== garnet ==
// sig_altmult_add
module sig_altmult_add
(
	input signed [15:0] dataa, datab, datac, datad,
	input 		clock, aclr,
	output reg 	[32:0] result
);
	reg signed	[15:0] dataa_reg, datab_reg, datac_reg, datad_reg;
	reg signed	[31:0] mult0_result, mult1_result;
	always @ (posedge clock or posedge aclr) begin
    	if (aclr) begin
			dataa_reg <= {16{1'b0}};
			datab_reg <= {16{1'b0}};
			datac_reg <= {16{1'b0}};
			datad_reg <= {16{1'b0}};
			mult0_result <= {32{1'b0}};
			mult1_result <= {32{1'b0}};
			result <= {33{1'b0}};
		end
		else begin
			dataa_reg <= dataa;
			datab_reg <= datab;
			datac_reg <= datac;
			datad_reg <= datad;
			mult0_result <= dataa_reg * datab_reg;
			mult1_result <= datac_reg * datad_reg;
			result <= mult0_result + mult1_result;
		end
	end
endmodule
For scale: roughly 160 flip-flops, about 99 I/O pins.
Settings: LEC_CHECK=0, CAP_MARGIN=10, CELL_PAD_IN_SITES_DETAIL_PLACEMENT=0, CORE_MARGIN=2, CORE_UTILIZATION=72, CTS_CLUSTER_DIAMETER=79, CTS_CLUSTER_SIZE=46, GPL_ROUTABILITY_DRIVEN=1, HOLD_SLACK_MARGIN=0.29, MAX_ROUTING_LAYER=met5, MIN_ROUTING_LAYER=met1, PLACE_DENSITY=0.82, SETUP_SLACK_MARGIN=1.91, SLEW_MARGIN=20; clock period 7.35 ns.
run.sh (not shown) runs the stock make flow with config.mk's settings and CLKGATE_MAP_FILE=.
Relative to garnet, the following input files were edited for pepper:
# garnet
export LEC_CHECK = 0
export CAP_MARGIN = 10
export CELL_PAD_IN_SITES_DETAIL_PLACEMENT = 0
export CORE_MARGIN = 2
export CORE_UTILIZATION = 72
export CTS_CLUSTER_DIAMETER = 79
export CTS_CLUSTER_SIZE = 46
export GPL_ROUTABILITY_DRIVEN = 1
export HOLD_SLACK_MARGIN = 0.29
export MAX_ROUTING_LAYER = met5
export MIN_ROUTING_LAYER = met1
export PLACE_DENSITY = 0.82
export SETUP_SLACK_MARGIN = 1.91
export SLEW_MARGIN = 20
create_clock -name core_clock -period 7.35 [get_ports {clock}]
# pepper
export LEC_CHECK = 0
export CAP_MARGIN = 10
export CELL_PAD_IN_SITES_DETAIL_PLACEMENT = 0
export CORE_MARGIN = 2
export CORE_UTILIZATION = 72
export CTS_CLUSTER_DIAMETER = 79
export CTS_CLUSTER_SIZE = 35
export GPL_ROUTABILITY_DRIVEN = 1
export MAX_ROUTING_LAYER = met5
export MIN_ROUTING_LAYER = met1
export PLACE_DENSITY_LB_ADDON = 0.29
export SETUP_SLACK_MARGIN = -0.36
export SLEW_MARGIN = 20
create_clock -name core_clock -period 4.94 [get_ports {clock}]
- | pepper | all stages done | FAIL | setup timing |
- In pepper, the count of filler cells inserted in the layout came out 464 below the value in garnet.
- pepper against garnet: cell count along the critical path -5, global-route wire length before repair increased 18%, number of placed cells counting well taps increased 317.
- Summary of pepper over garnet: final cell count without fillers moved up, wire length moved up.
Relative to pepper, the following input files were edited for fjord:
# pepper
export LEC_CHECK = 0
export CAP_MARGIN = 10
export CELL_PAD_IN_SITES_DETAIL_PLACEMENT = 0
export CORE_MARGIN = 2
export CORE_UTILIZATION = 72
export CTS_CLUSTER_DIAMETER = 79
export CTS_CLUSTER_SIZE = 35
export GPL_ROUTABILITY_DRIVEN = 1
export MAX_ROUTING_LAYER = met5
export MIN_ROUTING_LAYER = met1
export PLACE_DENSITY_LB_ADDON = 0.29
export SETUP_SLACK_MARGIN = -0.36
export SLEW_MARGIN = 20
create_clock -name core_clock -period 4.94 [get_ports {clock}]
# fjord
export LEC_CHECK = 0
export CAP_MARGIN = 20
export CORE_MARGIN = 2
export CORE_UTILIZATION = 40
export SLEW_MARGIN = 20
create_clock -name core_clock -period 7.0 [get_ports {clock}]
Results
fjord: PASS, flow complete, no timing, DRC or antenna violations. fjord has more setup slack than pepper. Summary of fjord over pepper: timing-limited maximum frequency increased 0.015 GHz; global-route track usage on met1 now smaller; layout overhead on the synthesized area fell by 15 points.
The inputs of maple differ from those of fjord as listed below.
# fjord
export LEC_CHECK = 0
export CAP_MARGIN = 20
export CORE_MARGIN = 2
export CORE_UTILIZATION = 40
export SLEW_MARGIN = 20
create_clock -name core_clock -period 7.0 [get_ports {clock}]
# maple
export LEC_CHECK = 0
export ABC_AREA = 1
export CAP_MARGIN = 40
export CELL_PAD_IN_SITES_DETAIL_PLACEMENT = 0
export CORE_ASPECT_RATIO = 1.22
export CORE_MARGIN = 3
export CORE_UTILIZATION = 40
export CTS_CLUSTER_SIZE = 48
export GPL_TIMING_DRIVEN = 0
export SLEW_MARGIN = 35
export TNS_END_PERCENT = 45
create_clock -name core_clock -period 7.0 [get_ports {clock}]
[summary]
Diff fjord -> maple: worst setup slack after layout up 0.13 ns; core area moved up.
maple vs fjord: placed standard-cell area up in maple
fjord has higher xor-xnor portion of the synthesized cell area than maple.
fjord → maple: final estimated routing congestion in global placement +7.3%; cell area +2800 µm².


== run 1 ==
Starting RTL as in the previous note.
export LEC_CHECK = 0
export ABC_AREA = 1
export CAP_MARGIN = 20
export CORE_MARGIN = 2
export CORE_UTILIZATION = 68
export CTS_CLUSTER_SIZE = 99
export SLEW_MARGIN = 20
export TNS_END_PERCENT = 5
create_clock -name core_clock -period 4.01 [get_ports {clock}]
Run 1 completed end to end; final checks failed (negative setup slack).
#### Input delta (run 2 over run 1)
- CORE_UTILIZATION now 20, was 68
- ABC_AREA no longer set, was 1
- TNS_END_PERCENT no longer set, was 5
- CTS_CLUSTER_SIZE no longer set, was 99
- the clock period (ns, I/O delays scaled along) now 10.2, was 4.01
Notes after the runs:
Of run 1 and run 2, only run 2 finishes the flow clean. The flow completed for run 1, but it is not clean: the layout still shows negative setup slack. Run 2 ends up with a number of non-clock buffers that is 364 lower than in run 1. Compared with run 1, run 2 shows minimum setup slack in the final design higher by 5.11 ns. Diff run 1 -> run 2: core utilization at floorplan lost 49 points. Taking run 2 as 1.0, run 1 lands at 1.4 on number of standard cells after synthesis. Higher worst slack after detailed placement was reported by run 2, not run 1. Diff run 1 -> run 2 | final standard cell area without fillers | down by more than 10%. | synthesized net count | lower: run 2 |.
The following lists how run 3 was set up differently from run 2:
- CORE_UTILIZATION changed from 20 to 59
- the clock period (ns, I/O delays scaled along) changed from 10.2 to 4.63
Notes after the runs:
Run 3 ran in full, but the layout does not pass; the checks complain about negative setup slack. Run 3 ends up with a routed length on met1 that is about 1.3% higher than in run 2. Run 2 → run 3: biggest fanout along the worst timing path went down; flip-flop count did not really move. From run 2 to run 3 the numbers moved as follows: delay of the slowest cell on the worst path now smaller, count of plain and timing-repair buffers in the layout went up about 430%.


sig_altmult_add again, from the RTL that the note above started with.
clock: 11.5 ns
lec_check: 0
cap_margin: 20
cell_pad_in_sites_global_placement: 2
core_margin: 9
core_utilization: 40
gpl_timing_driven: 0
place_density_lb_addon: 0.2
slew_margin: 20
Next try:
--- a/flow/config.mk
+++ b/flow/config.mk
@@ -9,5 +9,3 @@
-export CELL_PAD_IN_SITES_GLOBAL_PLACEMENT = 2
-export CORE_MARGIN = 9
-export CORE_UTILIZATION = 40
-export GPL_TIMING_DRIVEN = 0
-export PLACE_DENSITY_LB_ADDON = 0.2
+export CORE_MARGIN = 2
+export CORE_UTILIZATION = 72
+export PLACE_DENSITY_LB_ADDON = 0.01
==> flow/constraint.sdc (replaced) <==
create_clock -name core_clock -period 5.92 [get_ports {clock}]
set_input_delay 1.1840 -clock core_clock [delete_from_list [all_inputs] [get_ports {clock}]]
set_output_delay 1.1840 -clock core_clock [all_outputs]
set_load 0.01 [all_outputs]
After rerunning: The changed run finished but fails on negative setup slack. Area after synthesis does not change. Flip-flop count stays the same. Cell count is lower by 5.9%. Sequential share of layout area shrinks by 0.72 points. Global-route usage came out higher by 17 points. Core utilization is higher by 42 points. Design area climbs by 6.8%. Die area drops by 50%. Routed wire length shrinks by 4.4%. Fmax goes up by 22%.
Next try:
--- a/flow/config.mk
+++ b/flow/config.mk
@@ -10,0 +11,2 @@
+export CTS_CLUSTER_DIAMETER = 198
+export CTS_CLUSTER_SIZE = 47
==> flow/constraint.sdc (replaced) <==
create_clock -name core_clock -period 5.85 [get_ports {clock}]
set_input_delay 1.1700 -clock core_clock [delete_from_list [all_inputs] [get_ports {clock}]]
set_output_delay 1.1700 -clock core_clock [all_outputs]
set_load 0.01 [all_outputs]
After rerunning: This time the run ran to the end with violations: antenna violations, negative setup slack. Clock skew stays flat. Wire length rose by about 6%. Global-route usage rose by 2.0 points.


The RTL this note starts from:
==> flow/design.v <==
module sig_altmult_add
(
	input signed [15:0] dataa, datab, datac, datad,
	input 		clock, aclr,
	output reg 	[32:0] result
);
	reg signed	[15:0] dataa_reg, datab_reg, datac_reg, datad_reg;
	reg signed	[31:0] mult0_result, mult1_result;
	always @ (posedge clock or posedge aclr) begin
    	if (aclr) begin
			dataa_reg <= {16{1'b0}};
			datab_reg <= {16{1'b0}};
			datac_reg <= {16{1'b0}};
			datad_reg <= {16{1'b0}};
			mult0_result <= {32{1'b0}};
			mult1_result <= {32{1'b0}};
			result <= {33{1'b0}};
		end
		else begin
			dataa_reg <= dataa;
			datab_reg <= datab;
			datac_reg <= datac;
			datad_reg <= datad;
			mult0_result <= dataa_reg * datab_reg;
			mult1_result <= datac_reg * datad_reg;
			result <= mult0_result + mult1_result;
		end
	end
endmodule
Settings: LEC_CHECK=0, CAP_MARGIN=10, CELL_PAD_IN_SITES_DETAIL_PLACEMENT=0, CORE_MARGIN=2, CORE_UTILIZATION=71, CTS_CLUSTER_DIAMETER=79, CTS_CLUSTER_SIZE=35, GPL_ROUTABILITY_DRIVEN=1, MAX_ROUTING_LAYER=met5, MIN_ROUTING_LAYER=met1, PLACE_DENSITY=0.36, SETUP_SLACK_MARGIN=1.47, SLEW_MARGIN=20; clock period 4.94 ns.
The starting point finished but fails on negative setup slack.
==> next run, changes <==
PLACE_DENSITY = not set   (was 0.36)
PLACE_DENSITY_LB_ADDON = 0.29   (was not set)
SETUP_SLACK_MARGIN = 0.72   (was 1.47)
clock period = 6.34 ns   (was 4.94 ns; I/O delays follow)
After rerunning: This time the run completed with no timing, DRC or antenna violations; cell count shrinks by 5.6%; synthesized area does not change; design area shrinks by 6.2%; routed wire length shrinks by 8.3%; global-route usage shrinks by 2.5 points; critical path depth shrinks by 3; first-iteration DRC count shrinks by 3.6%; setup slack improves by 1500 ps.
==> next run, changes <==
CAP_MARGIN = 20   (was 10)
CELL_PAD_IN_SITES_DETAIL_PLACEMENT = not set   (was 0)
CORE_UTILIZATION = 36   (was 71)
CTS_CLUSTER_DIAMETER = not set   (was 79)
CTS_CLUSTER_SIZE = not set   (was 35)
GPL_ROUTABILITY_DRIVEN = not set   (was 1)
MAX_ROUTING_LAYER = not set   (was met5)
MIN_ROUTING_LAYER = not set   (was met1)
PLACE_DENSITY_LB_ADDON = not set   (was 0.29)
SETUP_SLACK_MARGIN = not set   (was 0.72)
clock period = 6.78 ns   (was 6.34 ns; I/O delays follow)
The new run finished with timing, DRC and antenna clean; design area falls by a few percent; die area climbs by well over a third; global-route usage falls by 19 points; utilization fell by 45 points; via count falls by about a fifth; setup slack improves by 110 ps; synthesized area does not change; wire length came out lower by about a fifth.
==> next run, changes <==
CORE_UTILIZATION = 72   (was 36)
PLACE_DENSITY_LB_ADDON = 0.01   (was not set)
SETUP_SLACK_MARGIN = 1.68   (was not set)
TNS_END_PERCENT = 5   (was not set)
clock period = 5.92 ns   (was 6.78 ns; I/O delays follow)
The changed run ran to the end with violations: negative setup slack.
Wire length came out higher by 7.3%.
Core utilization rises by 45 points.
Sequential share of layout area came out lower by 0.49 points.
First-iteration DRC count rises by 27%.
Count of clock-buffer cells in the layout increases by 1.
Worst setup slack degrades by 560 ps.


Starts from the design.v that is shown in full above.
==> flow/config.mk <==
export PLATFORM = sky130hd
export DESIGN_NAME = sig_altmult_add
export DESIGN_NICKNAME = sig_altmult_add
export VERILOG_FILES = /design/flow/design.v
export SDC_FILE = /design/flow/constraint.sdc
export NUM_CORES = 4
export LEC_CHECK = 0
export CAP_MARGIN = 20
export CORE_ASPECT_RATIO = 0.95
export CORE_MARGIN = 2
export CORE_UTILIZATION = 45
export CTS_CLUSTER_DIAMETER = 140
export CTS_CLUSTER_SIZE = 100
export HOLD_SLACK_MARGIN = 0.16
export SLEW_MARGIN = 20
export TNS_END_PERCENT = 35
==> flow/constraint.sdc <==
create_clock -name core_clock -period 7.0 [get_ports {clock}]
set_input_delay 1.4000 -clock core_clock [delete_from_list [all_inputs] [get_ports {clock}]]
set_output_delay 1.4000 -clock core_clock [all_outputs]
set_load 0.01 [all_outputs]
Rerun with:
- CTS_CLUSTER_DIAMETER: 140 -> 305
- PLACE_DENSITY: not set -> 0.91
=> The changed run completed with no timing, DRC or antenna violations; flip-flop count stays the same; clock skew rose by 0.0065 ns; utilization came out higher by 0.16 points; global-route usage increases by 1.2 points; fmax falls by 2.2%; worst setup slack got worse by 0.15 ns.
Rerun with:
- ABC_AREA: not set -> 1
- CAP_MARGIN: 20 -> 5
- CELL_PAD_IN_SITES_DETAIL_PLACEMENT: not set -> 0
- CELL_PAD_IN_SITES_GLOBAL_PLACEMENT: not set -> 1
- CORE_ASPECT_RATIO: 0.95 -> 1.02
- CORE_MARGIN: 2 -> 3
- CORE_UTILIZATION: 45 -> 24
- CTS_CLUSTER_DIAMETER: 305 -> not set
- CTS_CLUSTER_SIZE: 100 -> 21
- GPL_TIMING_DRIVEN: not set -> 1
- HOLD_SLACK_MARGIN: 0.16 -> not set
- PLACE_DENSITY: 0.91 -> not set
- SLEW_MARGIN: 20 -> 10
- TNS_END_PERCENT: 35 -> 45
Wire length goes up by 26%.
Sequential share of layout area goes down by 1.6 points.
Core utilization goes down by 23 points.
Setup slack is better by 0.61 ns.
Rerun with:
- ABC_AREA: 1 -> 0
- CELL_PAD_IN_SITES_GLOBAL_PLACEMENT: 1 -> not set
- CORE_UTILIZATION: 24 -> 40
Outcome: The changed run completed without violations. Via count came out lower by 17%. Hold slack degrades by 0.026 ns. Sequential cell count stays the same. Die size came out lower by 45%. Cell count came out lower by 32%.
Rerun with:
- ABC_AREA: 0 -> not set
- CAP_MARGIN: 5 -> 20
- CELL_PAD_IN_SITES_DETAIL_PLACEMENT: 0 -> not set
- CORE_ASPECT_RATIO: 1.02 -> 0.95
- CORE_MARGIN: 3 -> 2
- CORE_UTILIZATION: 40 -> 65
- CTS_CLUSTER_DIAMETER: not set -> 229
- CTS_CLUSTER_SIZE: 21 -> 100
- GPL_ROUTABILITY_DRIVEN: not set -> 0
- GPL_TIMING_DRIVEN: 1 -> not set
- HOLD_SLACK_MARGIN: not set -> 0.16
- SLEW_MARGIN: 10 -> 20
- TNS_END_PERCENT: 45 -> 35
What happened:
- The new run finished clean
- count of clock-buffer cells in the layout stays the same
- area after synthesis does not change
- utilization climbs by 27 points
- cell count drops by 9.7%


RTL: the design.v shown in full above, as it stands there.
clock: 7.0 ns
lec_check: 0
cap_margin: 20
core_aspect_ratio: 1.74
core_margin: 2
core_utilization: 45
cts_cluster_diameter: 140
cts_cluster_size: 100
hold_slack_margin: -0.08
slew_margin: 20
Then changed:
Settings changed: CAP_MARGIN 20 to 40, CELL_PAD_IN_SITES_DETAIL_PLACEMENT set to 0, CORE_ASPECT_RATIO 1.74 to 1.22, CORE_MARGIN 2 to 3, CORE_UTILIZATION 45 to 40, CTS_CLUSTER_DIAMETER 140 to unset, CTS_CLUSTER_SIZE 100 to 48, GPL_TIMING_DRIVEN set to 0, HOLD_SLACK_MARGIN -0.08 to 0.28, SLEW_MARGIN 20 to 35, TNS_END_PERCENT set to 40.
What happened:
- setup slack gets better by 0.018 ns
- first-iteration DRC count climbs by well over a third
- design area climbs slightly
- worst hold slack gets worse by 0.031 ns
- via count climbs by a few percent
- routed wire length climbs by a few percent
- utilization drops by 4.7 points
Then changed:
Settings changed: ABC_AREA set to 1, CAP_MARGIN 40 to 20, CELL_PAD_IN_SITES_DETAIL_PLACEMENT 0 to unset, CORE_ASPECT_RATIO 1.22 to 1.74, CORE_MARGIN 3 to 2, CORE_UTILIZATION 40 to 45, CTS_CLUSTER_DIAMETER set to 259, CTS_CLUSTER_SIZE 48 to 100, GPL_TIMING_DRIVEN 0 to unset, HOLD_SLACK_MARGIN 0.28 to -0.08, SLEW_MARGIN 35 to 20, TNS_END_PERCENT 40 to 25.
=> The changed run ran to the end with no violations. Cell area went up by 8.0%. Global-route usage goes up by 5.1 points. Synthesized area grows by 10%. Clock skew rose by 0.0075 ns.
Then changed:
Settings changed: ABC_AREA 1 to unset, CAP_MARGIN 20 to 25, CORE_ASPECT_RATIO 1.74 to 1.22, CORE_MARGIN 2 to 3, CORE_UTILIZATION 45 to 40, CTS_CLUSTER_DIAMETER 259 to unset, CTS_CLUSTER_SIZE 100 to 48, GPL_TIMING_DRIVEN set to 0, HOLD_SLACK_MARGIN -0.08 to unset, TNS_END_PERCENT 25 to unset.
What happened:
- sequential share of layout area rose by 1.1 points
- utilization falls by 4.0 points
- via count shrinks by 17%
Then changed:
Settings changed: CAP_MARGIN 25 to 20, CELL_PAD_IN_SITES_GLOBAL_PLACEMENT set to 2, CORE_ASPECT_RATIO 1.22 to unset, CORE_MARGIN 3 to 2, CTS_CLUSTER_SIZE 48 to unset, GPL_TIMING_DRIVEN 0 to unset.
Clock period 7.0 ns to 11.5 ns, I/O delays scaled along.
After rerunning: The new run finished clean. Clock-buffer cell count does not change. Global-route usage came out lower by 0.36 points. Core utilization came out lower by 0.83 points. Synthesized area does not change. Cell count came out lower by 1.5%. Via count came out lower by 3.5%. Routed wire length came out lower by 6.4%. Cell area came out lower by 1.2%.
